Setup of v4:
==> flow/design.v (excerpt) <==
module slave_apb ( 
                   output reg [ 8-1 : 0 ]   prdata, 			 
                   output reg                         pready, 			 
                   output reg                         pslverr,			 
		   input                	      penable,                   
                   input                	      pwrite, 			 
                   input 	         	      psel,  			 
                   input                              pclk,   			 
                   input                	      presetn, 			 
                   input      [ 8-1 : 0 ]   paddr,  			 
                   input      [ 8-1 : 0 ]   pwdata 			 
                   );
  parameter         IDLE    = 2'd0;              				 
  parameter         SETUP   = 2'd1;
  parameter         ENABLE  = 2'd2;
  reg   [ 2-1 : 0 ]   pre_state;   					 
  reg   [ 2-1 : 0 ]   nxt_state;
  reg   [ 8-1 : 0 ]    mem [ 0 : 200 ]; 		 
  reg   [ 8-1 : 0 ]    prdata_c;
  reg pready_c;
  reg pslverr_c;
  reg mem_we_c;
  always @ ( posedge pclk or negedge presetn )
  	begin 
    	     if ( ! presetn )
      			pre_state <= IDLE;
    	     else 
      			pre_state <= nxt_state;
  	end 
  always @ ( * ) 
  	begin
    		prdata_c   = 8'd0;
    		pslverr_c  = 1'b0;
    		pready_c   = 1'b0;
    		mem_we_c   = 1'b0;
    	 	nxt_state  = IDLE;     
		case ( pre_state )
			IDLE   : begin  
          				if ( psel == 1 ) 
            					nxt_state = SETUP;
	        			else
          				     begin
            					nxt_state = IDLE;
  	        				prdata_c = 8'd0;
          				     end
        			end  
      		      SETUP  : begin  
  ...
Settings: LEC_CHECK=0, CAP_MARGIN=20, CELL_PAD_IN_SITES_DETAIL_PLACEMENT=0, CORE_MARGIN=2, CORE_UTILIZATION=72, CTS_CLUSTER_DIAMETER=213, CTS_CLUSTER_SIZE=15, HOLD_SLACK_MARGIN=0.29, PLACE_DENSITY=0.69, SETUP_SLACK_MARGIN=0.78, SLEW_MARGIN=25, TNS_END_PERCENT=60; clock period 3.03 ns.
run.sh (not shown) runs the stock make flow with config.mk's settings and CLKGATE_MAP_FILE=.
Here is what was changed in the inputs of v49 compared with v4.
- a change of TNS_END_PERCENT from 60 to 85
- an added ABC_AREA of 1
- a change of SETUP_SLACK_MARGIN from 0.78 to 0.87
- a deleted PLACE_DENSITY that had been 0.69
- an added PLACE_DENSITY_LB_ADDON of 0.12
- a change of CTS_CLUSTER_SIZE from 15 to 14
- a change of HOLD_SLACK_MARGIN from 0.29 to 0.27
==> comparison <==
- Relative to v4, total power after layout has increased by 1.4 mW in v49.
- No stage failed in v49, and the final checks on the layout all came back clean.
- Number of cell instances after yosys synthesis in v49 vs v4: up 3229
- v49 ended up with a higher routed wire length than v4 did.
- Measured against each other, v49 and v4 differ in clock share of power, the lower figure coming from v4.
- Summary: with v4 as the reference, number of buffers inserted during clock tree synthesis in v49 moved up by more than 10%.
- Utilization: lower on v49
- Summary of v49 over v4: critical path depth in cells climbed 4, number of distinct library cells after synthesis lower, relative area change from synthesis to final layout decreased 2.4 points, hold-fix buffer count after cts lost 3, synthesized cell count grew by 3229.
diff inputs: v49 => v7
- swapping 1 for 0 in ABC_AREA
- swapping 20 for 40 in CAP_MARGIN
Findings:
Taking v49 as the reference point, the final cell utilization of the core of v7 rises by 1.4 points. Termination of the worst setup path = prdata[5]$_DFFE_PN0P_: v7; termination of the worst setup path = prdata[2]$_DFFE_PN0P_: v49. v7 against v49: number of hold buffers added after cts has increased, fmax dropped 6.7%, combinational group share of total power shows a reduction of 0.6 points.
What v45 does differently from v7 at the input level:
- a change of CORE_UTILIZATION from 72 to 68
- a change of HOLD_SLACK_MARGIN from 0.27 to -0.07
- a change of TNS_END_PERCENT from 85 to 40
- a deleted ABC_AREA that had been 0
- a change of CAP_MARGIN from 40 to 20
- an added PLACE_DENSITY of 0.63
- a deleted CTS_CLUSTER_SIZE that had been 14
- a change of SETUP_SLACK_MARGIN from 0.87 to 0.38
- a deleted PLACE_DENSITY_LB_ADDON that had been 0.12
==> results <==
There was hardly any difference in cell area after placement between v7 and v45.
Sort v7 and v45 by number of antenna violations at the first check in global routing, ascending, and v45 comes first.
Between v45 and v7, it is v45 whose biggest fanout along the worst timing path is higher, by 2.
v45 vs. v7: fmax decreased 36 MHz, instance count after placement with tap cells included increased about 6%, hold slack decreased 0.082 ns, fraction of met1 tracks used by global routing decreased 5.8 points.
Comparing v7 and v45, the higher relative contribution of combinational cells to total power is on v7.
Per the comparison of v45 with v7, via count of the first global-routing pass down about 1.5%, power went up 3.0 mW.
Here is what was changed in the inputs of v41 compared with v45.
- CORE_UTILIZATION now 72, was 68
- HOLD_SLACK_MARGIN now 0.29, was -0.07
- CAP_MARGIN now 0, was 20
- PLACE_DENSITY now 0.69, was 0.63
- CTS_CLUSTER_SIZE now 15, previously not set
- SETUP_SLACK_MARGIN now 0.78, was 0.38
- TNS_END_PERCENT now 60, was 40
- SLEW_MARGIN now 40, was 25
Findings:
v41: wire length of the first global-routing pass 5.0% above v45. v45 consumes more power than v41. Number of diodes added for antenna fixing | v41 above v45. v41 packs its core more tightly than v45. In v41, the detailed-route vias per instance came out about 9% above the value in v45.

---

Starting RTL as in the previous note.
Settings: LEC_CHECK=0, CAP_MARGIN=20, CELL_PAD_IN_SITES_DETAIL_PLACEMENT=0, CORE_MARGIN=9, CORE_UTILIZATION=49, CTS_CLUSTER_DIAMETER=185, CTS_CLUSTER_SIZE=29, GPL_TIMING_DRIVEN=0, HOLD_SLACK_MARGIN=0.12, MAX_ROUTING_LAYER=met4, PLACE_DENSITY=0.6, SLEW_MARGIN=15; clock period 10.0 ns.
Next try:
Settings changed: CORE_MARGIN 9 to 2, CORE_UTILIZATION 49 to 71, CTS_CLUSTER_DIAMETER 185 to 213, CTS_CLUSTER_SIZE 29 to default, GPL_TIMING_DRIVEN 0 to default, HOLD_SLACK_MARGIN 0.12 to -0.07, MAX_ROUTING_LAYER met4 to default, PLACE_DENSITY 0.6 to default, PLACE_DENSITY_LB_ADDON from default to 0.25, SETUP_SLACK_MARGIN from default to 0.38, SLEW_MARGIN 15 to 25, TNS_END_PERCENT from default to 40.
Clock period 10.0 ns to 3.03 ns, I/O delays scaled along.
=> First-iteration DRC count went up by well over a third. Register-to-register slack degrades by 6000 ps. Total power went up to 4.1 times its value. Synthesized cell count stays the same.

---

== rev 12 ==
Starting RTL as in the previous note.
export LEC_CHECK = 0
export CAP_MARGIN = 20
export CELL_PAD_IN_SITES_DETAIL_PLACEMENT = 2
export CELL_PAD_IN_SITES_GLOBAL_PLACEMENT = 2
export CORE_MARGIN = 8
export CORE_UTILIZATION = 21
export CTS_CLUSTER_DIAMETER = 76
export CTS_CLUSTER_SIZE = 24
export GPL_ROUTABILITY_DRIVEN = 0
export GPL_TIMING_DRIVEN = 1
export HOLD_SLACK_MARGIN = 0.18
export MAX_ROUTING_LAYER = met4
export PLACE_DENSITY_LB_ADDON = 0.12
export SETUP_SLACK_MARGIN = 0.38
export SLEW_MARGIN = 5
export TNS_END_PERCENT = 40
create_clock -name core_clock -period 3.88 [get_ports {pclk}]
Relative to rev 12, the following input files were edited for rev 13:
==> flow/config.mk <==
export PLATFORM = sky130hd
export DESIGN_NAME = slave_apb
export DESIGN_NICKNAME = slave_apb
export VERILOG_FILES = /design/flow/design.v
export SDC_FILE = /design/flow/constraint.sdc
export NUM_CORES = 4
export LEC_CHECK = 0
export CAP_MARGIN = 20
export CORE_MARGIN = 2
export CORE_UTILIZATION = 45
export PLACE_DENSITY = 0.6
export SLEW_MARGIN = 20
==> flow/constraint.sdc <==
create_clock -name core_clock -period 5.46 [get_ports {pclk}]
set_input_delay 1.0920 -clock core_clock [delete_from_list [all_inputs] [get_ports {pclk}]]
set_output_delay 1.0920 -clock core_clock [all_outputs]
set_load 0.01 [all_outputs]
Diff rev 13..rev 12 | area of the mapped netlist | unchanged
Rev 13 against rev 12: wire length after detailed routing fell about 28%, power share of the clock group went up by 0.5 points, final cycle utilization of the critical path shrank by 12 points, non-clock buffer instance count of the final layout fell by 334.
Proportion of power drawn by combinational gates (lower): rev 13
Worst setup slack after layout up 0.95 ns in rev 13 wrt rev 12
Rev 13 reports its start point of the critical path as paddr[3] while rev 12 reports pre_state[1].
Per the comparison of rev 13 with rev 12, total length of routed met2 wires saw a decrease; transition at the pin with the smallest max-transition slack climbed 0.15 ns.
Rev 13 improves on rev 12 in via count.
Register-to-register setup slack: lower on rev 12

---

the reference run:
slave_apb again, from the RTL that the note above started with.
export LEC_CHECK = 0
export ABC_AREA = 1
export CAP_MARGIN = 20
export CORE_MARGIN = 2
export CORE_UTILIZATION = 72
export CTS_CLUSTER_DIAMETER = 91
export CTS_CLUSTER_SIZE = 25
export PLACE_DENSITY_LB_ADDON = 0.26
export SETUP_SLACK_MARGIN = 0.83
export SLEW_MARGIN = 20
export TNS_END_PERCENT = 5
create_clock -name core_clock -period 3.14 [get_ports {pclk}]
diff inputs: the reference run => the trial run
Settings: TNS_END_PERCENT no longer set, was 5; SETUP_SLACK_MARGIN now 0.28, was 0.83.
--- outcome ---
- The final layouts of the trial run and the reference run pass the timing, DRC and antenna checks.
- There was hardly any difference in DRC violations left between the trial run and the reference run.
- Worst min-delay path category: primary input to register -> the reference run, primary input to asynchronous set/reset pin -> the trial run
- Comparing number of clock buffers in the layout for the trial run and the reference run, the smaller number came from the reference run.
- Compare the trial run and the reference run | initial antenna violation count lower: the reference run

---

Starting RTL as in the previous note.
// slave_apb
module slave_apb ( 
                   output reg [ 8-1 : 0 ]   prdata, 			 
                   output reg                         pready, 			 
                   output reg                         pslverr,			 
		   input                	      penable,                   
                   input                	      pwrite, 			 
                   input 	         	      psel,  			 
                   input                              pclk,   			 
                   input                	      presetn, 			 
                   input      [ 8-1 : 0 ]   paddr,  			 
                   input      [ 8-1 : 0 ]   pwdata 			 
                   );
make LEC_CHECK=0 CAP_MARGIN=20 CORE_MARGIN=2 CORE_UTILIZATION=72 CTS_CLUSTER_SIZE=15 SETUP_SLACK_MARGIN=0.78 SLEW_MARGIN=20 finish   # period 3.03 ns
The starting point completed with no timing, DRC or antenna violations.
Then changed:
- ABC_AREA: default -> 1
- CAP_MARGIN: 20 -> 0
- CTS_CLUSTER_DIAMETER: default -> 312
- CTS_CLUSTER_SIZE: 15 -> 13
- HOLD_SLACK_MARGIN: default -> 0.3
- PLACE_DENSITY_LB_ADDON: default -> 0.13
- SETUP_SLACK_MARGIN: 0.78 -> 0.87
The changed run completed without violations.
Area after synthesis increases by 5.6%.
Flip-flop count is unchanged.
Wire length grows by 10%.
Total power went down by 5.3%.
Hold slack improved by 0.061 ns.
Cell area rose by 3.7%.
Sequential power is about the same.
Critical path depth goes down by 3.
Utilization decreases by 1.5 points.

---

## run A
slave_apb again, from the RTL that the note above started with.
export LEC_CHECK = 0
export CAP_MARGIN = 20
export CELL_PAD_IN_SITES_DETAIL_PLACEMENT = 2
export CELL_PAD_IN_SITES_GLOBAL_PLACEMENT = 2
export CORE_MARGIN = 8
export CORE_UTILIZATION = 21
export CTS_CLUSTER_DIAMETER = 76
export GPL_ROUTABILITY_DRIVEN = 0
export GPL_TIMING_DRIVEN = 1
export HOLD_SLACK_MARGIN = -0.07
export PLACE_DENSITY_LB_ADDON = 0.12
export SETUP_SLACK_MARGIN = 0.38
export SLEW_MARGIN = 5
export TNS_END_PERCENT = 40
create_clock -name core_clock -period 4.3 [get_ports {pclk}]
No stage failed in run A, and the final checks on the layout all came back clean.
## Diff of input files: run B against run A
Settings: setting CTS_CLUSTER_SIZE to 14 for the first time; setting PLACE_DENSITY to 0.6 for the first time; changing CORE_UTILIZATION from 21 to 72; changing CORE_MARGIN from 8 to 2; removing GPL_TIMING_DRIVEN (formerly 1); removing GPL_ROUTABILITY_DRIVEN (formerly 0); removing TNS_END_PERCENT (formerly 40); removing HOLD_SLACK_MARGIN (formerly -0.07); changing SETUP_SLACK_MARGIN from 0.38 to 0.95; removing CTS_CLUSTER_DIAMETER (formerly 76); removing PLACE_DENSITY_LB_ADDON (formerly 0.12); removing CELL_PAD_IN_SITES_GLOBAL_PLACEMENT (formerly 2); removing CELL_PAD_IN_SITES_DETAIL_PLACEMENT (formerly 2); changing SLEW_MARGIN from 5 to 20; changing the clock period (ns, I/O delays scaled along) from 4.3 to 3.22.
==> results <==
- In summary, run B completed successfully, with a layout that passed the timing, DRC and antenna checks.
- Cell area power density is lower on run A
- Overall power of the completed layout, run A and run B: higher on run B
- Between run A and run B, power share of the combinational group is lower for run A, run B comes in above that.
- Run A has higher clock buffer and inverter area fraction after layout than run B.
- Cell area | run B vs run A | run B smaller
- Measured against run B, the die span in x of run A comes out at 1.9 times the reference value.
- The post-CTS setup buffer count of run B is higher than that of run A.
- Looking at first-pass GRT wire length, run B sits 63 mm lower than run A does.
- Total half-perimeter wirelength after legalization and detailed placement sits lower in run B than in run A.
Relative to run B, the following input files were edited for run C:
Settings: CTS_CLUSTER_DIAMETER now 91, previously not set; SETUP_SLACK_MARGIN no longer set, was 0.95; CTS_CLUSTER_SIZE now 25, was 14; PLACE_DENSITY no longer set, was 0.6; the clock period (ns, I/O delays scaled along) now 3.14, was 3.22.
Results
- Run B → run C: routed wire length went down, number of non-filler instances in the completed layout now sits at about the same level, met2 global-route usage dropped 0.70 points, proportion of cell area spent on the clock network now smaller.
- Run C against run B: combinational power down about 3%; register-to-register slack down 0.66 ns.
- Run C has less setup slack than run B.
- Reported for run B and run C, flip-flop count turned out identical to the last digit.
- Signal arrival time at the worst endpoint ends up higher on run C.

---

slave_apb again, from the RTL that the note above started with.
make LEC_CHECK=0 ABC_AREA=1 CAP_MARGIN=30 CELL_PAD_IN_SITES_DETAIL_PLACEMENT=0 CORE_MARGIN=9 CORE_UTILIZATION=49 CTS_CLUSTER_DIAMETER=280 CTS_CLUSTER_SIZE=29 GPL_TIMING_DRIVEN=0 HOLD_SLACK_MARGIN=0.12 MAX_ROUTING_LAYER=met4 PLACE_DENSITY=0.6 SLEW_MARGIN=15 finish   # period 10.0 ns
The starting point finished with timing, DRC and antenna clean.
Then changed:
==> flow/config.mk (replaced) <==
export PLATFORM = sky130hd
export DESIGN_NAME = slave_apb
export DESIGN_NICKNAME = slave_apb
export VERILOG_FILES = /design/flow/design.v
export SDC_FILE = /design/flow/constraint.sdc
export NUM_CORES = 4
export LEC_CHECK = 0
export CAP_MARGIN = 20
export CORE_MARGIN = 2
export CORE_UTILIZATION = 72
export CTS_CLUSTER_SIZE = 13
export PLACE_DENSITY_LB_ADDON = 0.02
export SETUP_SLACK_MARGIN = 0.87
export SLEW_MARGIN = 20
==> flow/constraint.sdc (replaced) <==
create_clock -name core_clock -period 3.03 [get_ports {pclk}]
set_input_delay 0.6060 -clock core_clock [delete_from_list [all_inputs] [get_ports {pclk}]]
set_output_delay 0.6060 -clock core_clock [all_outputs]
set_load 0.01 [all_outputs]
After rerunning: Final area is higher by 3.1%. Critical path depth is higher by 2. Combinational power is higher to 3.0 times its value. Global-route usage is higher by 11 points. Hold slack is worse by 0.10 ns. Synthesized area is lower by about 5.3%.
Then changed:
--- a/flow/config.mk
+++ b/flow/config.mk
@@ -8 +8 @@
-export CAP_MARGIN = 20
+export CAP_MARGIN = 0
@@ -10,0 +11 @@
+export CTS_CLUSTER_DIAMETER = 312
@@ -12 +13,2 @@
-export PLACE_DENSITY_LB_ADDON = 0.02
+export HOLD_SLACK_MARGIN = 0.3
+export PLACE_DENSITY_LB_ADDON = 0.13
Effect:
- The changed run completed without violations
- total power drops by 4.1%
- hold slack gains 0.039 ns
- first-iteration DRC count climbs by 5.5%
- fmax climbs by 3.5%
- global-route usage drops by 0.89 points
Then changed:
--- a/flow/config.mk
+++ b/flow/config.mk
@@ -7,0 +8 @@
+export ABC_AREA = 0
@@ -15 +16 @@
-export SETUP_SLACK_MARGIN = 0.87
+export SETUP_SLACK_MARGIN = 0.89
After rerunning: Global-route usage is higher by 3.5 points. Total power is higher by 1.4%. Wire length is higher by 12%. Die size stays the same.
Power figures rest on the tool's default switching activity, not on a simulated workload.
